==> inputs of build 67 <==
==> flow/design.v <==
module MUX(input [31:0] DMAport, output reg [24:0] out0, out1, out2, out3, out4, out5);
	always @ (*) begin
		out0 = 25'b0;
		out1 = 25'b0;
		out2 = 25'b0;
		out3 = 25'b0;
		out4 = 25'b0;
		out5 = 25'b0;
		case(DMAport[2:0])
			3'b000: out0 = DMAport[31:7];
			3'b001: out1 = DMAport[31:7];
			3'b010: out2 = DMAport[31:7];
			3'b011: out3 = DMAport[31:7];
			3'b100: out4 = DMAport[31:7];
			3'b101: out5 = DMAport[31:7];
			default:;
		endcase
	end
endmodule
module Register(input clk, input rst, input enable, input [23:0] datain, output reg [23:0] dataout);
	always @ (posedge clk or posedge rst) begin
		if (rst)
			dataout <= 24'b0;
		else if(enable)
			dataout <= datain;
	end
endmodule
module Wallace_BaughWooley (
    input  signed [7:0] a,
    input  signed [7:0] b,
    output signed [15:0] prod
);
    assign prod = a * b;
endmodule
module ConvEngine (
    input         clk,
    input         rst,
    input  [31:0] DMAport,        
    input         acc_enable,     
    input         acc_clear,      
    output [31:0] result          
);
    wire [24:0] mux_out0, mux_out1, mux_out2, mux_out3, mux_out4, mux_out5;
    MUX demux (
        .DMAport(DMAport),
        .out0(mux_out0),
        .out1(mux_out1),
        .out2(mux_out2),
        .out3(mux_out3),
        .out4(mux_out4),
        .out5(mux_out5)
    );
    wire [23:0] reg_data [5:0];
    Register reg0 (
        .clk(clk),
        .rst(rst),
        .enable(mux_out0[0]),
        .datain(mux_out0[24:1]),
        .dataout(reg_data[0])
    );
    Register reg1 (
        .clk(clk),
        .rst(rst),
        .enable(mux_out1[0]),
        .datain(mux_out1[24:1]),
        .dataout(reg_data[1])
    );
    Register reg2 (
        .clk(clk),
        .rst(rst),
        .enable(mux_out2[0]),
        .datain(mux_out2[24:1]),
        .dataout(reg_data[2])
    );
    Register reg3 (
        .clk(clk),
        .rst(rst),
        .enable(mux_out3[0]),
        .datain(mux_out3[24:1]),
        .dataout(reg_data[3])
    );
    Register reg4 (
        .clk(clk),
        .rst(rst),
        .enable(mux_out4[0]),
        .datain(mux_out4[24:1]),
        .dataout(reg_data[4])
    );
    Register reg5 (
        .clk(clk),
        .rst(rst),
        .enable(mux_out5[0]),
        .datain(mux_out5[24:1]),
        .dataout(reg_data[5])
    );
    wire signed [7:0] pixel [8:0];
    wire signed [7:0] kernel [8:0];
    assign pixel[0] = reg_data[0][23:16];
    assign pixel[1] = reg_data[0][15:8];
    assign pixel[2] = reg_data[0][7:0];
    assign pixel[3] = reg_data[1][23:16];
    assign pixel[4] = reg_data[1][15:8];
    assign pixel[5] = reg_data[1][7:0];
    assign pixel[6] = reg_data[2][23:16];
    assign pixel[7] = reg_data[2][15:8];
    assign pixel[8] = reg_data[2][7:0];
    assign kernel[0] = reg_data[3][23:16];
    assign kernel[1] = reg_data[3][15:8];
    assign kernel[2] = reg_data[3][7:0];
    assign kernel[3] = reg_data[4][23:16];
    assign kernel[4] = reg_data[4][15:8];
    assign kernel[5] = reg_data[4][7:0];
    assign kernel[6] = reg_data[5][23:16];
    assign kernel[7] = reg_data[5][15:8];
    assign kernel[8] = reg_data[5][7:0];
    wire signed [15:0] prod [8:0];
    Wallace_BaughWooley mult0 (.a(pixel[0]), .b(kernel[0]), .prod(prod[0]));
    Wallace_BaughWooley mult1 (.a(pixel[1]), .b(kernel[1]), .prod(prod[1]));
    Wallace_BaughWooley mult2 (.a(pixel[2]), .b(kernel[2]), .prod(prod[2]));
    Wallace_BaughWooley mult3 (.a(pixel[3]), .b(kernel[3]), .prod(prod[3]));
    Wallace_BaughWooley mult4 (.a(pixel[4]), .b(kernel[4]), .prod(prod[4]));
    Wallace_BaughWooley mult5 (.a(pixel[5]), .b(kernel[5]), .prod(prod[5]));
    Wallace_BaughWooley mult6 (.a(pixel[6]), .b(kernel[6]), .prod(prod[6]));
    Wallace_BaughWooley mult7 (.a(pixel[7]), .b(kernel[7]), .prod(prod[7]));
    Wallace_BaughWooley mult8 (.a(pixel[8]), .b(kernel[8]), .prod(prod[8]));
    wire signed [31:0] prod_ext [8:0];
    assign prod_ext[0] = {{16{prod[0][15]}}, prod[0]};
    assign prod_ext[1] = {{16{prod[1][15]}}, prod[1]};
    assign prod_ext[2] = {{16{prod[2][15]}}, prod[2]};
    assign prod_ext[3] = {{16{prod[3][15]}}, prod[3]};
    assign prod_ext[4] = {{16{prod[4][15]}}, prod[4]};
    assign prod_ext[5] = {{16{prod[5][15]}}, prod[5]};
    assign prod_ext[6] = {{16{prod[6][15]}}, prod[6]};
    assign prod_ext[7] = {{16{prod[7][15]}}, prod[7]};
    assign prod_ext[8] = {{16{prod[8][15]}}, prod[8]};
    wire signed [31:0] sum_products;
    assign sum_products = prod_ext[0] + prod_ext[1] + prod_ext[2] +
                          prod_ext[3] + prod_ext[4] + prod_ext[5] +
                          prod_ext[6] + prod_ext[7] + prod_ext[8];
    reg signed [31:0] accumulator;
    always @(posedge clk or posedge rst) begin
        if (rst) begin
            accumulator <= 32'b0;
        end else if (acc_clear) begin
            accumulator <= 32'b0;
        end else if (acc_enable) begin
            accumulator <= accumulator + sum_products;
        end
    end
    assign result = accumulator;
endmodule
==> flow/run.sh <==
#!/bin/bash
# the make line also repeats each setting of config.mk as NAME=value (left out here)
make -C /OpenROAD-flow-scripts/flow DESIGN_CONFIG=/design/flow/config.mk WORK_HOME=/design/flow/orfs CLKGATE_MAP_FILE= finish
==> flow/config.mk <==
export PLATFORM = sky130hd
export DESIGN_NAME = ConvEngine
export DESIGN_NICKNAME = ConvEngine
export VERILOG_FILES = /design/flow/design.v
export SDC_FILE = /design/flow/constraint.sdc
export NUM_CORES = 4
export LEC_CHECK = 0
export CAP_MARGIN = 15
export CELL_PAD_IN_SITES_DETAIL_PLACEMENT = 1
export CORE_ASPECT_RATIO = 0.66
export CORE_MARGIN = 9
export CORE_UTILIZATION = 42
export CTS_CLUSTER_SIZE = 73
export GPL_ROUTABILITY_DRIVEN = 0
export GPL_TIMING_DRIVEN = 1
export SETUP_SLACK_MARGIN = 0.65
export SLEW_MARGIN = 20
export TNS_END_PERCENT = 70
==> flow/constraint.sdc <==
create_clock -name core_clock -period 10.0 [get_ports {clk}]
set_input_delay 2.0000 -clock core_clock [delete_from_list [all_inputs] [get_ports {clk}]]
set_output_delay 2.0000 -clock core_clock [all_outputs]
set_load 0.01 [all_outputs]
==> trial 48: changes against build 67 <==
==> flow/config.mk (replaced) <==
export PLATFORM = sky130hd
export DESIGN_NAME = ConvEngine
export DESIGN_NICKNAME = ConvEngine
export VERILOG_FILES = /design/flow/design.v
export SDC_FILE = /design/flow/constraint.sdc
export NUM_CORES = 4
export LEC_CHECK = 0
export CAP_MARGIN = 20
export CORE_MARGIN = 2
export CORE_UTILIZATION = 40
export SLEW_MARGIN = 20
==> build 83: changes against build 67 <==
==> flow/config.mk (replaced) <==
export PLATFORM = sky130hd
export DESIGN_NAME = ConvEngine
export DESIGN_NICKNAME = ConvEngine
export VERILOG_FILES = /design/flow/design.v
export SDC_FILE = /design/flow/constraint.sdc
export NUM_CORES = 4
export LEC_CHECK = 0
export ABC_AREA = 0
export CAP_MARGIN = 25
export CORE_MARGIN = 2
export CORE_UTILIZATION = 65
export CTS_CLUSTER_DIAMETER = 367
export CTS_CLUSTER_SIZE = 100
export PLACE_DENSITY = 0.36
export SLEW_MARGIN = 20
export TNS_END_PERCENT = 25
==> summary of the runs <==
- Between trial 48 and build 83, the lower first-iteration DRC count is in trial 48 (gap 7.9%, measured against build 83).
- Hold slack: build 83 > build 67 > trial 48.
- Critical path depth is the same in build 83 and trial 48.
- The highest clock skew belongs to trial 48, the lowest to build 67.
- Of build 83 and trial 48, trial 48 has the higher die size (gap about 40%, measured against trial 48).
- Maximum frequency, lowest first: build 83, trial 48, build 67.
- Of build 67 and build 83, build 83 has the higher core utilization (gap 24 points).
- Wire length, highest first: build 67, build 83, trial 48.
- Sequential share of layout area: build 67 < trial 48 < build 83.

==> run a: inputs <==
// ConvEngine: RTL as listed in full above, without the edits since
Settings: LEC_CHECK=0, ABC_AREA=1, CAP_MARGIN=20, CORE_MARGIN=2, CORE_UTILIZATION=72, CTS_CLUSTER_DIAMETER=365, CTS_CLUSTER_SIZE=10, SLEW_MARGIN=20, TNS_END_PERCENT=10; clock period 5.51 ns.
run.sh (not shown) runs the stock make flow with config.mk's settings and CLKGATE_MAP_FILE=.
==> run b (differences from run a) <==
CTS_CLUSTER_DIAMETER = 233   (was 365)
CTS_CLUSTER_SIZE = 100   (was 10)
TNS_END_PERCENT = unset   (was 10)
==> flow/constraint.sdc (replaced) <==
create_clock -name core_clock -period 10.9 [get_ports {clk}]
set_input_delay 2.1800 -clock core_clock [delete_from_list [all_inputs] [get_ports {clk}]]
set_output_delay 2.1800 -clock core_clock [all_outputs]
set_load 0.01 [all_outputs]
==> run c (differences from run a) <==
ABC_AREA = unset   (was 1)
CORE_UTILIZATION = 32   (was 72)
CTS_CLUSTER_DIAMETER = unset   (was 365)
CTS_CLUSTER_SIZE = unset   (was 10)
TNS_END_PERCENT = unset   (was 10)
==> flow/constraint.sdc (replaced) <==
create_clock -name core_clock -period 9.49 [get_ports {clk}]
set_input_delay 1.8980 -clock core_clock [delete_from_list [all_inputs] [get_ports {clk}]]
set_output_delay 1.8980 -clock core_clock [all_outputs]
set_load 0.01 [all_outputs]
==> results <==
metric	run b	run a	run c
Result of the run	no timing/DRC/antenna violations	failed layout checks	no timing/DRC/antenna violations
Violated checks	-	setup timing	-
XOR Share, Synth	0.00167	0.00167	0.00858
Crit-path max FO	10	8	9
Placeable Area	50200 um2	50200 um2	111000 um2
All-layer global routing usage	0.364	0.421	0.164
Nets in the synthesized netlist	5302	5302	4522
Yosys-reported design area after synthesis	36600 um2	36600 um2	35700 um2
Fin cells	4754	5166	4947
Area of the mapped netlist	36600 um2	36600 um2	35700 um2
Chip area	52700 um2	52700 um2	114000 um2
Final std cell area, no fill	38200 um2	42300 um2	39100 um2
Largest stage delay, worst path	0.71 ns	0.59 ns	0.61 ns
Worst reg-to-reg path cell count	28	26	25
Wire length on met3	7040 um	11000 um	4580 um
Average wire per standard cell	18.2 um	19.8 um	17.5 um
Yosys cell count	4143	4143	3363
GR Util met3	0.0466	0.114	0.0286
Max-Slew Margin vs Limit	0.308	0.360	0.469
Syn Inst Count	4143	4143	3363
Start point of the worst min-delay path	accumulator[23]$_DFFE_PP0P_	accumulator[0]$_DFFE_PP0P_	accumulator[4]$_DFFE_PP0P_
Pin count of the biggest net entering global routing	70	104	81
Measured slew at the worst slew-check pin	1.03 ns	0.957 ns	0.797 ns
Relative area of clock buffers and inverters in the final design	0.0159	0.0148	0.0149
Setup-violating endpoint count in the final report	0	29	0
Global-route wire length before repair	144000 um	164000 um	143000 um
